run 1:
// sys_ref_core
module sys_ref_core #(parameter DATA_WIDTH = 8, ADDR_WIDTH = 4)
(
 input   wire                      CLK,
 input   wire                      RST,             
 input   wire  [DATA_WIDTH-1:0]    UART_RX_DATA,
 input   wire                      UART_RX_Valid,
 input   wire                      FIFO_FULL,
 output  wire  [DATA_WIDTH-1:0]    FIFO_WR_DATA,
 output  wire                      FIFO_WR_INC,
 output  wire  [DATA_WIDTH-1:0]    UART_Config,
 output  wire  [DATA_WIDTH-1:0]    Div_Ratio,
 output  wire                      CLKDIV_EN
);
wire                      WrEn;
wire                      RdEn;
wire  [ADDR_WIDTH-1:0]    Addr;
wire  [DATA_WIDTH-1:0]    Wr_Reg;
wire  [DATA_WIDTH-1:0]    Rd_Reg;
wire                      Rd_Reg_Valid;
wire  [DATA_WIDTH-1:0]    Operand_A;
wire  [DATA_WIDTH-1:0]    Operand_B;
wire  [3:0]               ALU_FUN;
wire                      ALU_EN;
wire                      CLKG_EN;
wire  [DATA_WIDTH*2-1:0]  ALU_OUT;
wire                      ALU_OUT_Valid;
SYS_CTRL U0_SYS_CTRL (
	.CLK(CLK),
	.RST(RST),
	.UART_RX_DATA(UART_RX_DATA),
	.UART_RX_Valid(UART_RX_Valid),
	.FIFO_FULL(FIFO_FULL),
	.FIFO_WR_DATA(FIFO_WR_DATA),
	.FIFO_WR_INC(FIFO_WR_INC),
	.ALU_OUT(ALU_OUT),
	.ALU_OUT_Valid(ALU_OUT_Valid),
	.ALU_EN(ALU_EN),
	.ALU_FUN(ALU_FUN),
	.CLKG_EN(CLKG_EN),
	.CLKDIV_EN(CLKDIV_EN),
	.Rd_Reg(Rd_Reg),
	.Rd_Reg_Valid(Rd_Reg_Valid),
	.Wr_Reg(Wr_Reg),
	.Addr(Addr),
	.RdEn(RdEn),
	.WrEn(WrEn)
	);
Register_File U0_Register_File (
	.WrData(Wr_Reg),
	.Adresss(Addr),
	.WrEn(WrEn),
	.RdEn(RdEn),
	.CLK(CLK),
	.RST(RST),
	.RdData(Rd_Reg),
	.RdData_Valid(Rd_Reg_Valid),
	.REG0(Operand_A),
	.REG1(Operand_B),
	.REG2(UART_Config),
	.REG3(Div_Ratio)
	);
ALU_16B U0_ALU_16B (
	.A(Operand_A),
	.B(Operand_B),
	.EN(ALU_EN),
	.ALU_FUN(ALU_FUN),
	.CLK(CLK),
	.CLK_EN(CLKG_EN),
	.RST(RST),
	.ALU_OUT(ALU_OUT),
	.OUT_VALID(ALU_OUT_Valid)
	);
endmodule
Size in the first run: about 1900 cells after synthesis, about 180 flip-flops, ~38 I/O pins.
Settings: LEC_CHECK=0, CAP_MARGIN=20, CORE_MARGIN=2, CORE_UTILIZATION=63, SLEW_MARGIN=20; clock period 15.8 ns.
run.sh (not shown) runs the stock make flow with config.mk's settings and CLKGATE_MAP_FILE=.
The final report for run 1 shows a completed flow and a layout that fails verification, specifically negative setup slack.
diff inputs: run 1 => run 2
- an added PLACE_DENSITY of 0.6
- an added TNS_END_PERCENT of 80
- a change of CORE_UTILIZATION from 63 to 66
- a change of the clock period (ns, I/O delays scaled along) from 15.8 to 20.3
[summary]
- None of the runs run 1 and run 2 ends with a clean layout.
- Layout checks on run 1: not met. Flow itself completed; violations: negative setup slack.
- [flow] run 2 | stages: complete | final checks: fail | reason: negative setup slack
- Number of buffers inserted to repair setup after CTS | run 2 below run 1
- Summary of run 2 over run 1: power now smaller; wire length now smaller; maximum fanout encountered on the critical timing path comparable; worst setup slack after placement now larger.
Modified inputs, run 3 compared to run 2
- CORE_UTILIZATION: 66 -> 65
- TNS_END_PERCENT: 80 -> unset
- the clock period (ns, I/O delays scaled along): 20.3 -> 32.6
Having completed the whole flow, run 3 delivered a layout that passed the timing, design-rule and antenna checks.
Diff run 2 -> run 3 | share of final layout cell area taken by clock buffers and inverters | increase of 0.61 points
Run 3 vs run 2, clock share of power went up by 1.1 points.
On run 3: relative area change from synthesis to final layout is 19 points lower than what run 2 gave.
Diff run 2..run 3 | top-level port count | unchanged
In the reports for run 2 and run 3, the smaller number of buffer and inverter instances along the worst setup path belongs to run 3.
Power figures rest on the tool's default switching activity, not on a simulated workload.
